==> trial 40 <==
==> flow/design.v <==
module sort_top (
  input             clk,
  input      [31:0] a, b, c, d, e, f,
  output reg [31:0] m, n, o, p, q, r
);
  reg  [31:0] a_q, b_q, c_q, d_q, e_q, f_q;
  wire [31:0] m_w, n_w, o_w, p_w, q_w, r_w;
  always @(posedge clk) begin
    a_q <= a; b_q <= b; c_q <= c; d_q <= d; e_q <= e; f_q <= f;
    m <= m_w; n <= n_w; o <= o_w; p <= p_w; q <= q_w; r <= r_w;
  end
  sort u_sort (
    .a(a_q), .b(b_q), .c(c_q), .d(d_q), .e(e_q), .f(f_q),
    .m(m_w), .n(n_w), .o(o_w), .p(p_w), .q(q_w), .r(r_w)
  );
endmodule

module sort(
  input [31:0]a,b,c,d,e,f,
  output reg [31:0]m,n,o,p,q,r);
  reg [31:0]mem[5:0];
  reg [31:0]t;
  always@(*)
    begin
      mem[0]=a;
      mem[1]=b;
      mem[2]=c;
      mem[3]=d;
      mem[4]=e;
      mem[5]=f;
      for(int i=0;i<6;i++)
        begin
          for(int j=0;j<5;j++)
            begin
              if(mem[j]<mem[j+1])
                begin
                  t = mem[j];
                  mem[j]=mem[j+1];
                  mem[j+1]=t;
                end
            end
        end
      m=mem[0];
      n=mem[1];
      o=mem[2];
      p=mem[3];
      q=mem[4];
      r=mem[5];
    end
endmodule
==> flow/run.sh <==
#!/bin/bash
# the make line also repeats each setting of config.mk as NAME=value (left out here)
make -C /OpenROAD-flow-scripts/flow DESIGN_CONFIG=/design/flow/config.mk WORK_HOME=/design/flow/orfs CLKGATE_MAP_FILE= finish
==> flow/config.mk <==
export PLATFORM = sky130hd
export DESIGN_NAME = sort_top
export DESIGN_NICKNAME = sort_top
export VERILOG_FILES = /design/flow/design.v
export SDC_FILE = /design/flow/constraint.sdc
export NUM_CORES = 4
export LEC_CHECK = 0
export ABC_AREA = 0
export CAP_MARGIN = 0
export CELL_PAD_IN_SITES_DETAIL_PLACEMENT = 2
export CORE_ASPECT_RATIO = 0.91
export CORE_MARGIN = 6
export CORE_UTILIZATION = 70
export CTS_CLUSTER_DIAMETER = 156
export GPL_TIMING_DRIVEN = 1
export MIN_ROUTING_LAYER = met2
export PLACE_DENSITY_LB_ADDON = 0.03
export SLEW_MARGIN = 20
==> flow/constraint.sdc <==
create_clock -name core_clock -period 44.0 [get_ports {clk}]
set_input_delay 8.8000 -clock core_clock [delete_from_list [all_inputs] [get_ports {clk}]]
set_output_delay 8.8000 -clock core_clock [all_outputs]
set_load 0.01 [all_outputs]
==> build 87 (differences from trial 40) <==
ABC_AREA = not set   (was 0)
CAP_MARGIN = 20   (was 0)
CELL_PAD_IN_SITES_DETAIL_PLACEMENT = not set   (was 2)
CORE_ASPECT_RATIO = not set   (was 0.91)
CORE_MARGIN = 2   (was 6)
CORE_UTILIZATION = 17   (was 70)
CTS_CLUSTER_DIAMETER = not set   (was 156)
GPL_TIMING_DRIVEN = not set   (was 1)
MIN_ROUTING_LAYER = not set   (was met2)
PLACE_DENSITY_LB_ADDON = not set   (was 0.03)
==> flow/constraint.sdc (replaced) <==
create_clock -name core_clock -period 54.2 [get_ports {clk}]
set_input_delay 10.8400 -clock core_clock [delete_from_list [all_inputs] [get_ports {clk}]]
set_output_delay 10.8400 -clock core_clock [all_outputs]
set_load 0.01 [all_outputs]
==> build 57 (differences from trial 40) <==
ABC_AREA = 1   (was 0)
CAP_MARGIN = 20   (was 0)
CELL_PAD_IN_SITES_DETAIL_PLACEMENT = not set   (was 2)
CORE_ASPECT_RATIO = not set   (was 0.91)
CORE_MARGIN = 2   (was 6)
CORE_UTILIZATION = 58   (was 70)
CTS_CLUSTER_DIAMETER = 381   (was 156)
GPL_TIMING_DRIVEN = not set   (was 1)
MAX_ROUTING_LAYER = met4   (was not set)
MIN_ROUTING_LAYER = not set   (was met2)
PLACE_DENSITY_LB_ADDON = not set   (was 0.03)
SETUP_SLACK_MARGIN = -1.91   (was not set)
TNS_END_PERCENT = 5   (was not set)
==> flow/constraint.sdc (replaced) <==
create_clock -name core_clock -period 24.0 [get_ports {clk}]
set_input_delay 4.8000 -clock core_clock [delete_from_list [all_inputs] [get_ports {clk}]]
set_output_delay 4.8000 -clock core_clock [all_outputs]
set_load 0.01 [all_outputs]
==> trial 82 (differences from trial 40) <==
CAP_MARGIN = 20   (was 0)
CELL_PAD_IN_SITES_DETAIL_PLACEMENT = 0   (was 2)
CORE_ASPECT_RATIO = 0.97   (was 0.91)
CORE_MARGIN = 3   (was 6)
CORE_UTILIZATION = 42   (was 70)
CTS_CLUSTER_DIAMETER = not set   (was 156)
CTS_CLUSTER_SIZE = 46   (was not set)
GPL_ROUTABILITY_DRIVEN = 1   (was not set)
GPL_TIMING_DRIVEN = 0   (was 1)
MAX_ROUTING_LAYER = met5   (was not set)
MIN_ROUTING_LAYER = not set   (was met2)
PLACE_DENSITY = 0.35   (was not set)
PLACE_DENSITY_LB_ADDON = not set   (was 0.03)
SETUP_SLACK_MARGIN = 4.43   (was not set)
==> flow/constraint.sdc (replaced) <==
create_clock -name core_clock -period 23.8 [get_ports {clk}]
set_input_delay 4.7600 -clock core_clock [delete_from_list [all_inputs] [get_ports {clk}]]
set_output_delay 4.7600 -clock core_clock [all_outputs]
set_load 0.01 [all_outputs]
==> comparison table <==
Sequential Area: trial 40 -; trial 82 7710 um^2; build 57 -; build 87 7690 um^2
Number of DRC violations after detailed routing: trial 40 -; trial 82 0; build 57 -; build 87 0
Sinks on the clock net: trial 40 -; trial 82 384; build 57 384; build 87 384
R2r worst-path depth: trial 40 -; trial 82 216; build 57 -; build 87 223
Combinational gates: trial 40 -; trial 82 6075; build 57 -; build 87 6076
RR Endpoint: trial 40 -; trial 82 q[14]; build 57 -; build 87 r[28]
Final Max Slew Viols: trial 40 -; trial 82 0; build 57 -; build 87 0
# placed instances: trial 40 -; trial 82 9241; build 57 11600; build 87 11400
Area of the core region: trial 40 71300 um^2; trial 82 120000 um^2; build 57 82100 um^2; build 87 297000 um^2
Worst Setup EP: trial 40 -; trial 82 q[14]; build 57 -; build 87 r[28]
Critical-path cell with the highest stage delay: trial 40 -; trial 82 sky130_fd_sc_hd__o21ai_0; build 57 -; build 87 sky130_fd_sc_hd__a2111oi_1
WHS: trial 40 -; trial 82 1.74 ns; build 57 -; build 87 1.77 ns
Well tap count: trial 40 -; trial 82 1587; build 57 -; build 87 3939
Multi-input logic area: trial 40 -; trial 82 47400 um^2; build 57 -; build 87 40300 um^2
Combined buffer and inverter count along the critical path: trial 40 -; trial 82 41; build 57 -; build 87 12
Met2 Wirelength: trial 40 -; trial 82 104000 um; build 57 -; build 87 103000 um
DR vias: trial 40 -; trial 82 62000; build 57 -; build 87 53600
Run status: trial 40 aborted with a tool error; trial 82 failed layout checks; build 57 aborted with a tool error; build 87 complete, no violations
Stage where the flow stopped: trial 40 detailed placement (3_5_place_dp); trial 82 -; build 57 global routing (5_1_grt); build 87 -
Layout check failures: trial 40 -; trial 82 negative setup slack; build 57 -; build 87 -
Non-clock inverter count: trial 40 -; trial 82 459; build 57 -; build 87 459

---

==> 11-05 <==
Starts from the design.v that is shown in full above.
clock: 44.0 ns
lec_check: 0
abc_area: 0
cap_margin: 20
cell_pad_in_sites_detail_placement: 0
cell_pad_in_sites_global_placement: 2
core_margin: 2
core_utilization: 40
cts_cluster_diameter: 300
cts_cluster_size: 10
max_routing_layer: met5
min_routing_layer: met2
place_density_lb_addon: 0.18
slew_margin: 20
tns_end_percent: 70
run.sh (not shown) runs the stock make flow with config.mk's settings and CLKGATE_MAP_FILE=.
==> 08-18 (differences from 11-05) <==
ABC_AREA = unset   (was 0)
CELL_PAD_IN_SITES_DETAIL_PLACEMENT = unset   (was 0)
CELL_PAD_IN_SITES_GLOBAL_PLACEMENT = unset   (was 2)
CTS_CLUSTER_DIAMETER = unset   (was 300)
CTS_CLUSTER_SIZE = unset   (was 10)
MAX_ROUTING_LAYER = unset   (was met5)
MIN_ROUTING_LAYER = unset   (was met2)
PLACE_DENSITY_LB_ADDON = unset   (was 0.18)
TNS_END_PERCENT = unset   (was 70)
==> flow/constraint.sdc (replaced) <==
create_clock -name core_clock -period 42.8 [get_ports {clk}]
set_input_delay 8.5600 -clock core_clock [delete_from_list [all_inputs] [get_ports {clk}]]
set_output_delay 8.5600 -clock core_clock [all_outputs]
set_load 0.01 [all_outputs]
==> flow_summary.toml <==
# flow metrics
[run_status]
status = "stopped before the end"
stop_stage = "5_1_grt"
firstError = "[ERROR GRT-0116] Global routing finished with congestion. Check the congestion regions in the DRC Viewer."

[floorplanning]
die_w_microns = 360.6

[global_routing]
grt_usage_pct = 64.89
busiest_layer = "met3"
gr-usage-met2_pct = 67.50
grt_use_met1_pct = 0

[place]
gp_congestion = 1.287
placedInstanceArea_sq_um = 66310
dp_cells = 10330
pre_cts_ws_ps = -712.5

[clock_network]
cts_resized = 19
postCtsSetupRepairBufs = 3

[synthesis]
compound_area_share_pct = 27.12
[end of results for 11-05]
==> flow_summary.toml <==
# synthesis and place-and-route metrics
[place]
gp_congestion = 1.094
dp_cells = 10860
pre_cts_ws_ps = -1117

[synthesis]
compound_area_share_pct = 27.12

[global_routing]
grt_use_met1_pct = 44.88
gr-usage-met2_pct = 69.58
grt_usage_pct = 40.29

[run_status]
status = "no timing/DRC/antenna violations"

[clock_network]
cts_resized = 28

[floorplanning]
die_w_microns = 360.6
[end of results for 08-18]
